## run A
## Cinema
module Cinema(input [17:0]SW, input clk, input rst, output reg [17:0]LEDR , input [3:0]KEY, output [7:0]HEX0,
			  output [7:0]HEX4, output [7:0]HEX5, output [7:0]HEX6, output [7:0]HEX7, output [7:0]HEX1, output [7:0]HEX2, output [7:0]HEX3);
integer filmeEscolhido;  
integer filme;  
integer horarioEscolhido;  
integer horario;  
integer assentoEscolhido;  
reg [17:0] assento11;  
reg [17:0] assento12;  
reg [17:0] assento21;  
reg [17:0] assento22;  
integer valorInserido;  
integer valor;  
integer pago;  
integer quantidadeDeIngresso;  
integer trocoFeito;  
integer troco;  
wire [7:0]F = 4'hF;  
wire [7:0]H = 4'hC;  
reg [7:0]dFilme;  
reg [7:0]dHorario;  
reg [7:0]display1;  
reg [7:0]display2;  
reg [7:0]display3;  
reg [7:0]display4;  
integer bouncing;  
integer bouncing2;  
integer i;  
integer pagoAgora;  
always@(posedge clk) begin
  if (rst) begin  
    filmeEscolhido <= 0; filme <= 0; horarioEscolhido <= 0; horario <= 0; assentoEscolhido <= 0;
    assento11 <= 0; assento12 <= 0; assento21 <= 0; assento22 <= 0;
    valorInserido <= 0; valor <= 0; pago <= 0; quantidadeDeIngresso <= 0; trocoFeito <= 0; troco <= 0;
    dFilme <= 0; dHorario <= 0; display1 <= 0; display2 <= 0; display3 <= 0; display4 <= 0;
    bouncing <= 0; LEDR <= 0;
  end else begin
  ...
For scale: roughly 2500 cells after synthesis, ~17000 µm² of cells after synthesis.
Settings: LEC_CHECK=0, ABC_AREA=1, CAP_MARGIN=10, CORE_MARGIN=2, CORE_UTILIZATION=72, CTS_CLUSTER_DIAMETER=350, CTS_CLUSTER_SIZE=72, HOLD_SLACK_MARGIN=0.3, SETUP_SLACK_MARGIN=-0.56, SLEW_MARGIN=20, TNS_END_PERCENT=40; clock period 11.0 ns.
run.sh (not shown) runs the stock make flow with config.mk's settings and CLKGATE_MAP_FILE=.
As the logs show, run A stopped at 5_1_grt after a tool error, so it never reached the end of the flow.
Inputs modified between run A and run B:
Settings: PLACE_DENSITY_LB_ADDON now 0.01, previously not set; CAP_MARGIN now 20, was 10; CTS_CLUSTER_SIZE no longer set, was 72; SETUP_SLACK_MARGIN no longer set, was -0.56; CTS_CLUSTER_DIAMETER no longer set, was 350; ABC_AREA no longer set, was 1; HOLD_SLACK_MARGIN no longer set, was 0.3; TNS_END_PERCENT no longer set, was 40; the clock period (ns, I/O delays scaled along) now 14.3, was 11.0.
==> results <==
- [run B] flow finished | final checks: failed | reasons: setup timing
- Run A has lower area after synthesis than run B.
- Comparing run B and run A, the lower starting density of the core was measured on run B.
- Count of different cell masters after synthesis, run B vs run A: up by more than half
- Run B ended up with a higher setup slack at placement than run A did.
- Changes observed in run B relative to run A: core box area picked up an extra 710 µm²; average size of a mapped cell picked up an extra 14%; chip footprint picked up an extra 2.7%.
- In the flow results for run B and run A, the vertical die dimension is larger on run B.
- Diff run B and run A: number of cells after detailed placement higher in run A
### run B -> run C
Settings: CTS_CLUSTER_DIAMETER newly set to 91; SETUP_SLACK_MARGIN newly set to -0.8; PLACE_DENSITY_LB_ADDON removed (was 0.01); the clock period (ns, I/O delays scaled along) changed from 14.3 to 14.4.
Notes after the runs:
In run C the implementation completed, yet the final layout does not meet the checks, the culprit being setup timing. ~same register fraction of the total cell area in run B and run C. Number of vias per cell after detailed routing is lower on run C. Run C vs run B: met3 routed wirelength down by more than 10%. Wire length on met1 delta for run C relative to run B: about 1.1% lower.
Inputs modified between run C and run D:
Settings: a deleted SETUP_SLACK_MARGIN that had been -0.8; an added ABC_AREA of 1; a change of CTS_CLUSTER_DIAMETER from 91 to 170; an added CTS_CLUSTER_SIZE of 98; a change of the clock period (ns, I/O delays scaled along) from 14.4 to 13.0.
### Flow results
Run D did not finish; the tool stopped in 5_1_grt with error GRT-0232.
NOTE die outline width run C->run D decreased slightly
Of the two candidates, run C has the worse core area and run D the better one.
The run showing the smaller area fraction in full adders, half adders and majority gates is run C.
Comparing run C and run D, the higher die boundary height was measured on run C.
In the reports for run C and run D, the larger cell count after placement belongs to run D.
Synthesized chip area reported by yosys on run D is down relative to run C.
Die area improves in run D relative to run C.
Run D has final RePlAce weighted congestion below what run C had.
The inputs of run E differ from those of run D as listed below.
Settings: CTS_CLUSTER_DIAMETER now 201, was 170; CTS_CLUSTER_SIZE no longer set, was 98; PLACE_DENSITY_LB_ADDON now 0.01, previously not set; TNS_END_PERCENT now 5, previously not set; the clock period (ns, I/O delays scaled along) now 14.3, was 13.0.
### Flow results
Reported for run E and run D, number of instances in the synthesized netlist turned out identical to the last digit. From run D to run E the numbers moved as follows: post-detailed-placement half-perimeter wirelength now smaller, post-CTS setup buffer count now sits higher, netlist area before placement was more or less identical, horizontal extent of the die now sits at about the same level. Number of placed instances with taps included ended up 10 lower on run E than on run D. The log for run E ends in 5_1_grt with error GRT-0232, so the run never completed. Summary of run E over run D: weighted congestion at the end of routability-driven global placement moved down, floorplan core area has remained practically unchanged. Higher worst-case setup slack after placement was reported by run E, not run D. Re chip area from the yosys synthesis statistics: no difference whatsoever between run D and run E. Re number of hold-repair buffers added at the cts stage: no difference whatsoever between run E and run D.

Starting RTL as in the previous note.
make LEC_CHECK=0 CAP_MARGIN=20 CORE_MARGIN=2 CORE_UTILIZATION=72 HOLD_SLACK_MARGIN=-0.08 PLACE_DENSITY_LB_ADDON=0.01 SETUP_SLACK_MARGIN=4.19 SLEW_MARGIN=20 TNS_END_PERCENT=5 finish   # period 14.5 ns
The first run produced a layout that fails on setup timing.
Rerun with:
Settings changed: ABC_AREA set to 1, CTS_CLUSTER_DIAMETER set to 233, CTS_CLUSTER_SIZE set to 73, HOLD_SLACK_MARGIN -0.08 to unset, SETUP_SLACK_MARGIN 4.19 to unset, TNS_END_PERCENT 5 to unset.
Clock period 14.5 ns to 14.3 ns, I/O delays scaled along.
What happened:
- Now the flow failed in global routing (5_1_grt) with GRT-0232
- synthesized area went down by 2.7%
- synthesized cell count is higher by 11%
- die size is lower by 2.6%
Rerun with:
Settings changed: ABC_AREA 1 to unset, CORE_UTILIZATION 72 to 43, CTS_CLUSTER_DIAMETER 233 to unset, CTS_CLUSTER_SIZE 73 to unset, PLACE_DENSITY_LB_ADDON 0.01 to unset.
Clock period 14.3 ns to 14.2 ns, I/O delays scaled along.
With this change the flow finished but fails on setup timing.
Area after synthesis rose by a few percent.
Die area rose by well over a third.
Synthesized cell count fell by roughly a tenth.
Rerun with:
Settings changed: CORE_UTILIZATION 43 to 72, PLACE_DENSITY_LB_ADDON set to 0.01.
Clock period 14.2 ns to 14.5 ns, I/O delays scaled along.
After rerunning:
- The new run completed, yet does not pass: setup timing
- setup slack got worse by 0.30 ns
- cell count is lower by about 7%
- routed wire length rises by 19%
- synthesized area is unchanged
- clock-buffer cell count is unchanged
- final area falls by about 0.9%
- via count came out higher by 12%
Rerun with:
Settings changed: ABC_AREA set to 1, HOLD_SLACK_MARGIN set to -0.08, TNS_END_PERCENT set to 5.
Now the flow failed in global routing (5_1_grt) (GRT-0232).
Die area decreases by about 2.6%.
Synthesized cell count climbs by 11%.
Area after synthesis went down by about 2.7%.
Rerun with:
Settings changed: ABC_AREA 1 to unset, CTS_CLUSTER_SIZE set to 39, MAX_ROUTING_LAYER set to met4, SETUP_SLACK_MARGIN set to 4.19.
Clock period 14.5 ns to 14.1 ns, I/O delays scaled along.
Outcome:
- With this change the flow completed and failed the layout checks on setup timing
- area after synthesis goes up by a few percent
- die size goes up by a few percent
- synthesized cell count goes down by roughly a tenth

## run 1
Starting RTL as in the previous note.
Settings: LEC_CHECK=0, CAP_MARGIN=0, CELL_PAD_IN_SITES_GLOBAL_PLACEMENT=1, CORE_ASPECT_RATIO=0.78, CORE_MARGIN=2, CORE_UTILIZATION=40, CTS_CLUSTER_DIAMETER=316, CTS_CLUSTER_SIZE=56, GPL_TIMING_DRIVEN=0, HOLD_SLACK_MARGIN=0.06, SLEW_MARGIN=20; clock period 15.8 ns.
Run 1: complete, dirty (setup timing)
> inputs changed (run 1 -> run 2)
# run 1
export LEC_CHECK = 0
export CAP_MARGIN = 0
export CELL_PAD_IN_SITES_GLOBAL_PLACEMENT = 1
export CORE_ASPECT_RATIO = 0.78
export CORE_MARGIN = 2
export CORE_UTILIZATION = 40
export CTS_CLUSTER_DIAMETER = 316
export CTS_CLUSTER_SIZE = 56
export GPL_TIMING_DRIVEN = 0
export HOLD_SLACK_MARGIN = 0.06
export SLEW_MARGIN = 20
create_clock -name core_clock -period 15.8 [get_ports {clk}]
# run 2
export LEC_CHECK = 0
export CAP_MARGIN = 20
export CORE_MARGIN = 6
export CORE_UTILIZATION = 40
export PLACE_DENSITY_LB_ADDON = 0.06
export SLEW_MARGIN = 20
create_clock -name core_clock -period 20.0 [get_ports {clk}]
## What came out
Run 2 went all the way through synthesis, placement and routing and the layout is clean on timing, DRC and antenna.
Relative to run 1, the combined area of the multi-input logic cells of run 2 is lower by 6.8%.
Summary of run 2 over run 1: sequential share of layout area saw an increase, floorplan die area now sits higher, largest net degree at the start of global routing increased 69.
Final cell count without fillers (lower): run 2
Most used routing layer: met2 -> run 2, met1 -> run 1
[inputs] run 3 vs run 2
# run 2
export LEC_CHECK = 0
export CAP_MARGIN = 20
export CORE_MARGIN = 6
export CORE_UTILIZATION = 40
export PLACE_DENSITY_LB_ADDON = 0.06
export SLEW_MARGIN = 20
create_clock -name core_clock -period 20.0 [get_ports {clk}]
# run 3
export LEC_CHECK = 0
export ABC_AREA = 1
export CAP_MARGIN = 20
export CORE_MARGIN = 2
export CORE_UTILIZATION = 70
export CTS_CLUSTER_DIAMETER = 326
export CTS_CLUSTER_SIZE = 100
export HOLD_SLACK_MARGIN = 0.27
export PLACE_DENSITY_LB_ADDON = 0.29
export SLEW_MARGIN = 20
export TNS_END_PERCENT = 10
create_clock -name core_clock -period 20.0 [get_ports {clk}]
## What came out
Aggregate global-route resource usage sits higher in run 3 than in run 2. Summary of run 3 over run 2: maximum number of pins on one net before global-route repair decreased 21, worst path setup slack after routing increased by 0.30 ns relative to the old numbers.
diff inputs: run 3 => run 4
# run 3
export LEC_CHECK = 0
export ABC_AREA = 1
export CAP_MARGIN = 20
export CORE_MARGIN = 2
export CORE_UTILIZATION = 70
export CTS_CLUSTER_DIAMETER = 326
export CTS_CLUSTER_SIZE = 100
export HOLD_SLACK_MARGIN = 0.27
export PLACE_DENSITY_LB_ADDON = 0.29
export SLEW_MARGIN = 20
export TNS_END_PERCENT = 10
create_clock -name core_clock -period 20.0 [get_ports {clk}]
# run 4
export LEC_CHECK = 0
export CAP_MARGIN = 20
export CORE_MARGIN = 2
export CORE_UTILIZATION = 40
export SLEW_MARGIN = 20
create_clock -name core_clock -period 19.2 [get_ports {clk}]
--- outcome ---
- Summary of the comparison: via count of the first global-routing pass is lower in run 4, relative to run 3.
- Compared with run 3, run 4 shows area figure in the yosys stat output higher by 480 um2.
- Summary of run 4 over run 3: global-route wire length before repair rose about 4%; setup slack fell 0.46 ns.
- Run 4: post-layout utilization of the core 33 points below run 3
Changes in run 5 relative to run 4:
# run 4
export LEC_CHECK = 0
export CAP_MARGIN = 20
export CORE_MARGIN = 2
export CORE_UTILIZATION = 40
export SLEW_MARGIN = 20
create_clock -name core_clock -period 19.2 [get_ports {clk}]
# run 5
export LEC_CHECK = 0
export ABC_AREA = 1
export CAP_MARGIN = 20
export CORE_MARGIN = 2
export CORE_UTILIZATION = 72
export CTS_CLUSTER_DIAMETER = 371
export CTS_CLUSTER_SIZE = 98
export SLEW_MARGIN = 20
export TNS_END_PERCENT = 5
create_clock -name core_clock -period 10.8 [get_ports {clk}]
==> comparison <==
- Run 5 is listed as incomplete: the tool reported an error in 5_1_grt and the run ended there.
- Between run 5 and run 4, the post-cts gate resize count is higher for run 5.
- Buffers inserted during post-CTS setup optimization in run 5 vs run 4: up 88
- The higher synthesized area of run 5 and run 4 is in run 4.
- The initial standard-cell utilization of the core of run 5 exceeds that of run 4 by 33 points.
- The synthesized cell count in run 5 sits about 11% above the value recorded for run 4.
#### Input delta (run 6 over run 5)
# run 5
export LEC_CHECK = 0
export ABC_AREA = 1
export CAP_MARGIN = 20
export CORE_MARGIN = 2
export CORE_UTILIZATION = 72
export CTS_CLUSTER_DIAMETER = 371
export CTS_CLUSTER_SIZE = 98
export SLEW_MARGIN = 20
export TNS_END_PERCENT = 5
create_clock -name core_clock -period 10.8 [get_ports {clk}]
# run 6
export LEC_CHECK = 0
export CAP_MARGIN = 20
export CORE_MARGIN = 2
export CORE_UTILIZATION = 61
export CTS_CLUSTER_DIAMETER = 324
export CTS_CLUSTER_SIZE = 98
export SLEW_MARGIN = 20
create_clock -name core_clock -period 14.2 [get_ports {clk}]
## What came out
And-or/or-and share of the synthesized area came out higher on run 6 than on run 5.
Share of the core filled by cells before placement in run 6 vs run 5: down 12 points
The xor and xnor area share after synthesis in run 6 sits 1.0 points above the value recorded for run 5.
Between run 5 and run 6, overall die width is lower for run 5, run 6 comes in above that.
In run 6 the area of the die turned out about 20% higher than in run 5.
Run 6 vs run 5 on simple-gate area share of the yosys netlist: run 6 is the lower one.
[run 6 vs run 5] sequential cell area fraction in the yosys report: lower in run 6
NOTE post-cts repair resize count run 5->run 6 decreased by more than half
Of run 5 and run 6, the higher worst-case setup slack after placement belongs to run 6.
Run 6 -> stages 100% | layout checks FAIL | setup timing
Synthesis area per yosys, run 5 and run 6, higher one = run 6.
